## axilite
module axilite(
    input clk, reset, trigger, ARREADY, RVALID, AWREADY, WREADY, BVALID,
    input[4:0] length,
    input[31:0] source_address, destination_address, RDATA,
    output reg done, ARVALID, RREADY, AWVALID, WVALID, BREADY,
    output reg[31:0] ARADDR, AWADDR, WDATA,
    output reg[4:0] r_count, w_count);
Size in the first run: ~680 flip-flops, ~220 I/O pins, about 31000 µm² of cells after synthesis.
==> flow/config.mk <==
export PLATFORM = sky130hd
export DESIGN_NAME = axilite
export DESIGN_NICKNAME = axilite
export VERILOG_FILES = /design/flow/design.v
export SDC_FILE = /design/flow/constraint.sdc
export NUM_CORES = 4
export LEC_CHECK = 0
export CAP_MARGIN = 20
export CORE_MARGIN = 2
export CORE_UTILIZATION = 72
export PLACE_DENSITY_LB_ADDON = 0.19
export SETUP_SLACK_MARGIN = 0.63
export SLEW_MARGIN = 20
==> flow/constraint.sdc <==
create_clock -name core_clock -period 4.08 [get_ports {clk}]
set_input_delay 0.8160 -clock core_clock [delete_from_list [all_inputs] [get_ports {clk}]]
set_output_delay 0.8160 -clock core_clock [all_outputs]
set_load 0.01 [all_outputs]
run.sh (not shown) runs the stock make flow with config.mk's settings and CLKGATE_MAP_FILE=.
The baseline finished with timing, DRC and antenna clean.
==> next run, changes <==
--- a/flow/config.mk
+++ b/flow/config.mk
@@ -7,0 +8 @@
+export ABC_AREA = 1
@@ -8,0 +10,2 @@
+export CELL_PAD_IN_SITES_DETAIL_PLACEMENT = 0
+export CORE_ASPECT_RATIO = 1.13
@@ -10,3 +13,5 @@
-export CORE_UTILIZATION = 72
-export PLACE_DENSITY_LB_ADDON = 0.19
-export SETUP_SLACK_MARGIN = 0.63
+export CORE_UTILIZATION = 70
+export CTS_CLUSTER_DIAMETER = 27
+export CTS_CLUSTER_SIZE = 49
+export PLACE_DENSITY = 0.82
+export SETUP_SLACK_MARGIN = 0.47
==> flow/constraint.sdc (replaced) <==
create_clock -name core_clock -period 1.78 [get_ports {clk}]
set_input_delay 0.3560 -clock core_clock [delete_from_list [all_inputs] [get_ports {clk}]]
set_output_delay 0.3560 -clock core_clock [all_outputs]
set_load 0.01 [all_outputs]
This time the run ended with an error in global routing (5_1_grt).
Die size goes up by a few percent.
Synthesized cell count goes up by well over a third.
Area after synthesis goes up by a few percent.
==> next run, changes <==
==> flow/config.mk (replaced) <==
export PLATFORM = sky130hd
export DESIGN_NAME = axilite
export DESIGN_NICKNAME = axilite
export VERILOG_FILES = /design/flow/design.v
export SDC_FILE = /design/flow/constraint.sdc
export NUM_CORES = 4
export LEC_CHECK = 0
export ABC_AREA = 1
export CAP_MARGIN = 20
export CORE_MARGIN = 2
export CORE_UTILIZATION = 72
export CTS_CLUSTER_DIAMETER = 210
export CTS_CLUSTER_SIZE = 15
export PLACE_DENSITY_LB_ADDON = 0.19
export SETUP_SLACK_MARGIN = 0.63
export SLEW_MARGIN = 20
==> flow/constraint.sdc (replaced) <==
create_clock -name core_clock -period 4.08 [get_ports {clk}]
set_input_delay 0.8160 -clock core_clock [delete_from_list [all_inputs] [get_ports {clk}]]
set_output_delay 0.8160 -clock core_clock [all_outputs]
set_load 0.01 [all_outputs]
The changed run completed without violations; area after synthesis does not change; die size came out lower by 2.7%; synthesized cell count is unchanged.
==> next run, changes <==
--- a/flow/config.mk
+++ b/flow/config.mk
@@ -8 +7,0 @@
-export ABC_AREA = 1
@@ -12 +11 @@
-export CTS_CLUSTER_DIAMETER = 210
+export CTS_CLUSTER_DIAMETER = 362
@@ -14,2 +13 @@
-export PLACE_DENSITY_LB_ADDON = 0.19
-export SETUP_SLACK_MARGIN = 0.63
+export SETUP_SLACK_MARGIN = -0.18
==> flow/constraint.sdc (replaced) <==
create_clock -name core_clock -period 1.77 [get_ports {clk}]
set_input_delay 0.3540 -clock core_clock [delete_from_list [all_inputs] [get_ports {clk}]]
set_output_delay 0.3540 -clock core_clock [all_outputs]
set_load 0.01 [all_outputs]
The changed run finished but failed the layout checks on negative setup slack; count of clock-buffer cells in the layout stays the same; routed wire length came out higher by 11%; cell area came out higher by 7.4%; via count came out lower by 8.8%.

========
== run A ==
Starting RTL as in the previous note.
Settings: LEC_CHECK=0, CAP_MARGIN=0, CELL_PAD_IN_SITES_DETAIL_PLACEMENT=1, CELL_PAD_IN_SITES_GLOBAL_PLACEMENT=2, CORE_MARGIN=2, CORE_UTILIZATION=21, GPL_ROUTABILITY_DRIVEN=0, GPL_TIMING_DRIVEN=0, HOLD_SLACK_MARGIN=0.11, MIN_ROUTING_LAYER=met1, SLEW_MARGIN=40; clock period 2.05 ns.
Run A: all stages done; final checks FAILED (negative setup slack).
Modified inputs, run B compared to run A
Settings: GPL_ROUTABILITY_DRIVEN removed (was 0); CORE_UTILIZATION changed from 21 to 67; CELL_PAD_IN_SITES_DETAIL_PLACEMENT removed (was 1); CTS_CLUSTER_SIZE newly set to 27; MIN_ROUTING_LAYER removed (was met1); CAP_MARGIN changed from 0 to 20; HOLD_SLACK_MARGIN removed (was 0.11); SLEW_MARGIN changed from 40 to 20; CELL_PAD_IN_SITES_GLOBAL_PLACEMENT removed (was 2); GPL_TIMING_DRIVEN removed (was 0); the clock period (ns, I/O delays scaled along) changed from 2.05 to 2.07.
## What came out
- The layout from run B, despite a flow that completed every stage, fails the layout checks, with the failing checks listed as negative setup slack.
- Going from run A to run B, layout-stage area growth over the synthesis result shrinks by 9.5 points.
- Reported for run A and run B, count of flip-flops and latches turned out identical to the last digit.
- Compared with run A, in run B post-route clock period utilization went down by 5.6 points; global-route wire length before repair went down by 35000 um.
Edits applied to the flow inputs when going from run B to run C:
Settings: swapping 67 for 31 in CORE_UTILIZATION; clearing CTS_CLUSTER_SIZE, which used to be 27; swapping 2.07 for 4.12 in the clock period (ns, I/O delays scaled along).
Notes after the runs:
- Looking at the reports, run C completed the entire flow and the layout it produced met the timing, DRC and antenna checks.
- Against run B, run C comes in 14000 uW lower on post-layout total power.
- The minimum clock period in run C was higher than what run B gave.
- Global-route wire length before repair delta for run C relative to run B: 2500 um lower
- Comparing starting density of the core for run C and run B, the bigger number came from run B.
- Compared with run B, run C shows via count that has gone down by more than 10%.
- Average wire per cell in the routed design (run C / run B): 0.820
- Global placer's final weighted congestion in run C vs run B: down about 7%
- Looking at inserted tap cell count across run C and run B, the one that comes out higher is run C.
For run D, these inputs were changed with respect to run C:
Settings: CORE_UTILIZATION now 40, was 31; the clock period (ns, I/O delays scaled along) now 3.12, was 4.12.
Notes after the runs:
The run showing the smaller routed wire length is run C. Run D -> run C: number of nets produced by synthesis flat. Looking at required time of the critical path, run D sits 1.02 ns below run C. Diff run D..run C | global routing usage on met3 | negligible. Number of violations of the max-capacitance limit of run D is on par with run C. Compared with run C, run D shows a lower slack of the worst reg-to-reg path. Looking at core region area across run D and run C, the one that comes out lower is run D. Compared with run C, run D is hungrier on power. In the flow results for run D and run C, the met3 layer wire length in the routed design is larger on run D. | share of total power in combinational logic | lower: run C |. Re global-route usage: run D is 4.7 points up on run C.
The following lists how run E was set up differently from run D:
Settings: CORE_UTILIZATION changed from 40 to 67.
==> results <==
Run E completed; timing, DRC and antenna clean. Number of buffers created by CTS, run D and run E: lower on run E. Worst hold margin: run E vs run D up 0.053 ns. Cell area | run E vs run D | run E smaller. Cmp run D and run E / global-route wire length before repair / higher: run D. [compare] base=run D new=run E: non-clock buffer count went down by 22, total track usage moved up. Relative to run D, clock network fraction of design power has gone down in run E. Diff run D and run E: starting density of the core higher in run E.
### run E -> run F
Settings: CORE_UTILIZATION now 64, was 67; the clock period (ns, I/O delays scaled along) now 2.16, was 3.12.
Ran to the end and failed final checks on negative setup slack: run F. The clock skew of run E and that of run F are within noise of each other. Cell area (run F vs. run E) increases by a few percent. Across both runs, sum of routed wire segments on met1 was higher for run F than for run E. The wire length number comes out higher for run F vs run E.

========
Starting RTL as in the previous note.
// axilite
module axilite(
    input clk, reset, trigger, ARREADY, RVALID, AWREADY, WREADY, BVALID,
    input[4:0] length,
    input[31:0] source_address, destination_address, RDATA,
    output reg done, ARVALID, RREADY, AWVALID, WVALID, BREADY,
    output reg[31:0] ARADDR, AWADDR, WDATA,
    output reg[4:0] r_count, w_count);
    parameter READ_NONE=3'b000,
              READ_ADDR=3'b001,
              READ_DATA=3'b010,
              READ_STORE=3'b011,
              READ_DONE=3'b100;
    parameter WRITE_NONE=3'b000,          
              WRITE_ADDR=3'b001,
              WRITE_DATA=3'b010,
              WRITE_VALID=3'b011,
              WRITE_DONE=3'b100;
    reg [2:0] r_state, w_state;
    reg fifo_rd;
    reg aw_sent, w_sent;
    wire fifo_wr;
    wire fifo_full, fifo_empty;
    wire [31:0] fifo_data;
    wire start;
    wire [4:0] words;
    assign start = trigger && (w_state==WRITE_NONE);
    assign words = {2'b00, length[4:2]};
    assign fifo_wr = (r_state==READ_DATA) && RREADY && RVALID;
    FIFO fifom(.clk(clk), .reset(reset), .FIFO_RD(fifo_rd), .FIFO_WR(fifo_wr), .RDATA(RDATA), .FIFO_EMPTY(fifo_empty), .FIFO_FULL(fifo_full),
                .DATA_OUT(fifo_data));
    always @(posedge clk) begin
        if(reset) begin
            r_state<= READ_NONE;
            ARVALID<=0;
            RREADY<=0;
            r_count<= 0;
         end
  ...
make LEC_CHECK=0 CAP_MARGIN=20 CORE_MARGIN=2 CORE_UTILIZATION=40 SLEW_MARGIN=20 finish   # period 4.0 ns
Rerun with:
Settings changed: CORE_UTILIZATION 40 to 70, CTS_CLUSTER_SIZE from default to 47, SETUP_SLACK_MARGIN from default to 0.26.
Clock period 4.0 ns to 1.78 ns, I/O delays scaled along.
Result:
- The new run aborted during 5_1_grt with ODB-0269
- die size came out lower by 42%
- synthesized cell count stays the same
- synthesized area stays the same
Rerun with:
Settings changed: CORE_UTILIZATION 70 to 68, SETUP_SLACK_MARGIN 0.26 to -0.19.
Clock period 1.78 ns to 1.86 ns, I/O delays scaled along.
With this change the flow reached the layout checks and failed them: negative setup slack.
Synthesized cell count is unchanged.
Die size increases by 2.9%.
Area after synthesis does not change.
Rerun with:
Settings changed: CORE_UTILIZATION 68 to 72, HOLD_SLACK_MARGIN from default to -0.04.
Clock period 1.86 ns to 2.59 ns, I/O delays scaled along.
=> The new run completed, yet does not pass: negative setup slack; via count falls by 1.6%; wire length falls by about 2%; power falls by 30%; setup slack improved by 0.66 ns; critical path depth stays the same; worst hold slack improved by 0.15 ns; count of clock-buffer cells in the layout rises by 2; synthesized cell count is unchanged; die area falls by about 5.5%; sequential share of layout area rises by 2.6 points; sequential power falls by about 28%.
Power figures rest on the tool's default switching activity, not on a simulated workload.
